Design predictor_top, start of the top module:
module predictor_top #(parameter M = 3, parameter K = 4, parameter N = 3) (
    input logic clk,
    input logic reset,
    input logic [K-1:0] index,
    input logic branch_outcome,  
    output logic prediction,      
    output logic success
);
Size: roughly 390 flip-flops, roughly 9 I/O pins, ~0.020 mm² of cells after synthesis.
==> flow/config.mk <==
export PLATFORM = sky130hd
export DESIGN_NAME = predictor_top
export DESIGN_NICKNAME = predictor_top
export VERILOG_FILES = /design/flow/design.v
export SDC_FILE = /design/flow/constraint.sdc
export NUM_CORES = 4
export LEC_CHECK = 0
export ABC_AREA = 1
export CAP_MARGIN = 20
export CORE_MARGIN = 6
export CORE_UTILIZATION = 24
export GPL_ROUTABILITY_DRIVEN = 1
export MIN_ROUTING_LAYER = met2
export PLACE_DENSITY_LB_ADDON = 0.28
export SLEW_MARGIN = 20
==> flow/constraint.sdc <==
create_clock -name core_clock -period 7.0 [get_ports {clk}]
set_input_delay 1.4000 -clock core_clock [delete_from_list [all_inputs] [get_ports {clk}]]
set_output_delay 1.4000 -clock core_clock [all_outputs]
set_load 0.01 [all_outputs]
run.sh (not shown) runs the stock make flow with config.mk's settings and CLKGATE_MAP_FILE=.
Next try:
CORE_MARGIN = 2   (was 6)
CORE_UTILIZATION = 72   (was 24)
CTS_CLUSTER_DIAMETER = 216   (was default)
CTS_CLUSTER_SIZE = 75   (was default)
GPL_ROUTABILITY_DRIVEN = default   (was 1)
HOLD_SLACK_MARGIN = 0.3   (was default)
MIN_ROUTING_LAYER = default   (was met2)
PLACE_DENSITY_LB_ADDON = 0.04   (was 0.28)
SETUP_SLACK_MARGIN = 1.1   (was default)
SLEW_MARGIN = 0   (was 20)
clock period = 3.9 ns   (was 7.0 ns; I/O delays follow)
What happened:
- With this change the flow died in global routing
- die area is lower by 68%
- area after synthesis is unchanged
- synthesized cell count stays the same
Next try:
ABC_AREA = default   (was 1)
CAP_MARGIN = 0   (was 20)
CTS_CLUSTER_DIAMETER = default   (was 216)
CTS_CLUSTER_SIZE = default   (was 75)
HOLD_SLACK_MARGIN = default   (was 0.3)
PLACE_DENSITY = 0.65   (was default)
PLACE_DENSITY_LB_ADDON = default   (was 0.04)
SETUP_SLACK_MARGIN = 1.24   (was 1.1)
SLEW_MARGIN = 20   (was 0)
clock period = 4.24 ns   (was 3.9 ns; I/O delays follow)
Result: The changed run failed in global routing on GRT-0116. Synthesized cell count goes down by well over a third. Synthesized area goes down by a few percent. Die area goes down by a few percent.
Next try:
CTS_CLUSTER_DIAMETER = 30   (was default)
PLACE_DENSITY = default   (was 0.65)
SETUP_SLACK_MARGIN = 1.23   (was 1.24)
The changed run aborted during clock tree synthesis.
Synthesized area stays the same.
Die size stays the same.
Synthesized cell count stays the same.

* * *

predictor_top again, from the RTL that the note above started with.
export LEC_CHECK = 0
export ABC_AREA = 0
export CAP_MARGIN = 20
export CORE_MARGIN = 2
export CORE_UTILIZATION = 72
export CTS_CLUSTER_DIAMETER = 372
export CTS_CLUSTER_SIZE = 98
export PLACE_DENSITY = 0.39
export SETUP_SLACK_MARGIN = -0.29
export SLEW_MARGIN = 20
export TNS_END_PERCENT = 30
create_clock -name core_clock -period 3.44 [get_ports {clk}]
The baseline stopped in 5_1_grt.
Change:
- ABC_AREA: 0 -> 1
- CORE_UTILIZATION: 72 -> 63
- CTS_CLUSTER_DIAMETER: 372 -> unset
- CTS_CLUSTER_SIZE: 98 -> unset
- PLACE_DENSITY: 0.39 -> 0.41
- SETUP_SLACK_MARGIN: -0.29 -> unset
- TNS_END_PERCENT: 30 -> unset
- clock period: 3.44 -> 4.23 ns (I/O delays scaled with it)
The new run completed with no timing, DRC or antenna violations; synthesized cell count rises by 69%; synthesized area rose by 4.8%; die area grows by 19%.
Change:
- ABC_AREA: 1 -> 0
- CORE_UTILIZATION: 63 -> 72
- CTS_CLUSTER_DIAMETER: unset -> 372
- CTS_CLUSTER_SIZE: unset -> 98
- PLACE_DENSITY: 0.41 -> 0.39
- TNS_END_PERCENT: unset -> 30
- clock period: 4.23 -> 3.44 ns (I/O delays scaled with it)
Effect:
- With this change the flow stopped in 5_1_grt on GRT-0232
- die size is lower by 16%
- area after synthesis is lower by 4.6%
- synthesized cell count is lower by 41%
Change:
- ABC_AREA: 0 -> 1
- CAP_MARGIN: 20 -> 5
- CTS_CLUSTER_DIAMETER: 372 -> 105
- CTS_CLUSTER_SIZE: 98 -> unset
- GPL_ROUTABILITY_DRIVEN: unset -> 0
- HOLD_SLACK_MARGIN: unset -> 0.29
- MAX_ROUTING_LAYER: unset -> met5
- PLACE_DENSITY: 0.39 -> unset
- SETUP_SLACK_MARGIN: unset -> 0.89
- TNS_END_PERCENT: 30 -> 80
- clock period: 3.44 -> 3.48 ns (I/O delays scaled with it)
Effect: The new run stopped in 5_1_grt (GRT-0116); die area went up by 4.7%; synthesized area went up by 4.8%; synthesized cell count went up by 69%.

* * *

predictor_top again, from the RTL that the note above started with.
Settings: LEC_CHECK=0, ABC_AREA=1, CAP_MARGIN=15, CELL_PAD_IN_SITES_DETAIL_PLACEMENT=0, CELL_PAD_IN_SITES_GLOBAL_PLACEMENT=2, CORE_MARGIN=2, CORE_UTILIZATION=16, GPL_ROUTABILITY_DRIVEN=0, MAX_ROUTING_LAYER=met4, MIN_ROUTING_LAYER=met2, PLACE_DENSITY_LB_ADDON=0.2, SETUP_SLACK_MARGIN=0.14, SLEW_MARGIN=0; clock period 8.51 ns.
The starting point finished clean.
Rerun with:
- ABC_AREA: 1 -> unset
- CAP_MARGIN: 15 -> 0
- CELL_PAD_IN_SITES_DETAIL_PLACEMENT: 0 -> unset
- CELL_PAD_IN_SITES_GLOBAL_PLACEMENT: 2 -> unset
- CORE_UTILIZATION: 16 -> 72
- GPL_ROUTABILITY_DRIVEN: 0 -> unset
- MAX_ROUTING_LAYER: met4 -> unset
- MIN_ROUTING_LAYER: met2 -> unset
- PLACE_DENSITY_LB_ADDON: 0.2 -> unset
- SETUP_SLACK_MARGIN: 0.14 -> unset
- SLEW_MARGIN: 0 -> 20
- clock period: 8.51 -> 4.24 ns (I/O delays scaled with it)
Result:
- The new run died in global routing (5_1_grt)
- area after synthesis came out lower by a few percent
- die size drops by well over a third
- synthesized cell count is lower by well over a third

* * *

## v37
Starting RTL as in the previous note.
==> flow/design.v (excerpt) <==
module predictor_top #(parameter M = 3, parameter K = 4, parameter N = 3) (
    input logic clk,
    input logic reset,
    input logic [K-1:0] index,
    input logic branch_outcome,  
    output logic prediction,      
    output logic success
);
    logic [M-1:0] bhr_out;      
    branch_history_register #(M) bhr_inst (
        .clk(clk),
        .reset(reset),
        .branch_outcome(branch_outcome),
        .bhr_out(bhr_out)
    );
    mnk_bit_predictor #(K, N, M) pht_inst (
        .clk(clk),
        .reset(reset),
        .index(index),
        .bhr_in (bhr_out),
        .branch_outcome(branch_outcome),
        .prediction(prediction)
    );
    always_comb  begin
        if (prediction == branch_outcome)
        begin success = 1; end
        else begin
        success = 0;
        end
    end 
endmodule
Settings: LEC_CHECK=0, CAP_MARGIN=20, CORE_ASPECT_RATIO=0.58, CORE_MARGIN=10, CORE_UTILIZATION=49, CTS_CLUSTER_SIZE=50, GPL_ROUTABILITY_DRIVEN=0, MAX_ROUTING_LAYER=met4, PLACE_DENSITY_LB_ADDON=0.24, SETUP_SLACK_MARGIN=0.38, SLEW_MARGIN=20; clock period 5.86 ns.
v37: no failed stages, no open violations at the end
## Diff of input files: v9 against v37
Settings: removing GPL_ROUTABILITY_DRIVEN (formerly 0); removing PLACE_DENSITY_LB_ADDON (formerly 0.24); removing CORE_ASPECT_RATIO (formerly 0.58); removing MAX_ROUTING_LAYER (formerly met4); removing CTS_CLUSTER_SIZE (formerly 50); changing SETUP_SLACK_MARGIN from 0.38 to 0.45; changing CORE_MARGIN from 10 to 2; changing CORE_UTILIZATION from 49 to 58; changing the clock period (ns, I/O delays scaled along) from 5.86 to 3.29.
Results
[v9] flow finished | final checks: failed | reasons: max-capacitance violations, max-slew violations, negative setup slack. Uppermost layer routed = met4: v37; uppermost layer routed = met5: v9. v9 against v37: total power grew by about 130%; number of multi-input combinational cells in the layout held steady; area of placed instances grew by 3500 µm². The total wirelength of the detailed-routed design of v9 was inferior to that of v37.
For v18, these inputs were changed with respect to v9:
Settings: putting PLACE_DENSITY at 0.65 where nothing was set; clearing SETUP_SLACK_MARGIN, which used to be 0.45; putting CTS_CLUSTER_DIAMETER at 105 where nothing was set; putting GPL_ROUTABILITY_DRIVEN at 0 where nothing was set; swapping 58 for 72 in CORE_UTILIZATION; putting TNS_END_PERCENT at 80 where nothing was set; putting MAX_ROUTING_LAYER at met5 where nothing was set; putting ABC_AREA at 1 where nothing was set; swapping 20 for 5 in CAP_MARGIN; swapping 3.29 for 3.3 in the clock period (ns, I/O delays scaled along).
### Flow results
For v18, the flow was terminated by a tool error in global routing and produced no final design.
v18 has CTS buffer count below what v9 had.
On post-synthesis sequential area ratio: v18 sits below v9.
v9 fits on a die that is larger than the die of v18.
Summary of v18 over v9: synthesized cell count went up by 1235; starting density of the core went up by 15 points; HPWL after detailed placement went down by about 37%.
Lower total setup buffers inserted after CTS goes to v18 over v9.
Number of gates resized after CTS delta for v18 relative to v9: 4 lower
diff inputs: v18 => v27
Settings: changing PLACE_DENSITY from 0.65 to 0.6; removing MAX_ROUTING_LAYER (formerly met5); changing CORE_UTILIZATION from 72 to 40; removing CTS_CLUSTER_DIAMETER (formerly 105); changing CAP_MARGIN from 5 to 20; removing ABC_AREA (formerly 1); removing TNS_END_PERCENT (formerly 80); removing GPL_ROUTABILITY_DRIVEN (formerly 0); changing the clock period (ns, I/O delays scaled along) from 3.3 to 5.92.
Notes after the runs:
Re post-cts gate resize count: v18 and v27 aren't equal, and the lower value belongs to v27.
v27: no failed stages, no open violations at the end
Taking v18 as the reference, in v27 xor-xnor portion of the synthesized cell area comparable; horizontal die dimension increased by 30% relative to the old numbers.
Placed standard-cell area in v27 vs v18: down about 3.2%
Setup changes, v27 to v12
Settings: an added MAX_ROUTING_LAYER of met5; an added TNS_END_PERCENT of 80; a change of CORE_UTILIZATION from 40 to 72; an added GPL_ROUTABILITY_DRIVEN of 0; a change of CAP_MARGIN from 20 to 5; a change of PLACE_DENSITY from 0.6 to 0.66; an added CTS_CLUSTER_DIAMETER of 105; an added ABC_AREA of 1; a change of the clock period (ns, I/O delays scaled along) from 5.92 to 3.29.
Looking across v12 and v27, the single run that reached the end with no open violations was v27. Floorplan core area of v12 falls short of that of v27 by more than a quarter. v12 vs v27: mux share of post-synthesis cell area down. Sort v12 and v27 by synthesized area asc -> top: v27. In the flow results for v12 and v27, the post-CTS setup buffer count is larger on v12.
### v12 -> v42
Settings: CTS_CLUSTER_DIAMETER no longer set, was 105; TNS_END_PERCENT no longer set, was 80; MAX_ROUTING_LAYER no longer set, was met5; CORE_UTILIZATION now 70, was 72; SLEW_MARGIN now 40, was 20; ABC_AREA no longer set, was 1; PLACE_DENSITY now 0.64, was 0.66; CAP_MARGIN now 20, was 5; CTS_CLUSTER_SIZE now 37, previously not set; GPL_ROUTABILITY_DRIVEN no longer set, was 0; SETUP_SLACK_MARGIN now 1.23, previously not set; the clock period (ns, I/O delays scaled along) now 4.63, was 3.29.
[summary]
v42 did not finish; a tool error ended it in global routing. Changes observed in v42 relative to v12: die extent in x lost 1.6 µm, initial core utilization shrank by 2.8 points, complex-gate fraction of the synthesized area up 16 points. Compared with v12, in v42 summed standard-cell area reported by yosys fell 930 µm², die size down about 1.8%. Relative to v12, the detailed placer's ending HPWL measured on v42 has increased by more than a quarter. Taking v12 as the reference, in v42 number of instances in the synthesized netlist saw a decrease, yosys cell count saw a decrease, synthesized-area fraction occupied by adder cells saw little to no change.
Power figures rest on the tool's default switching activity, not on a simulated workload.
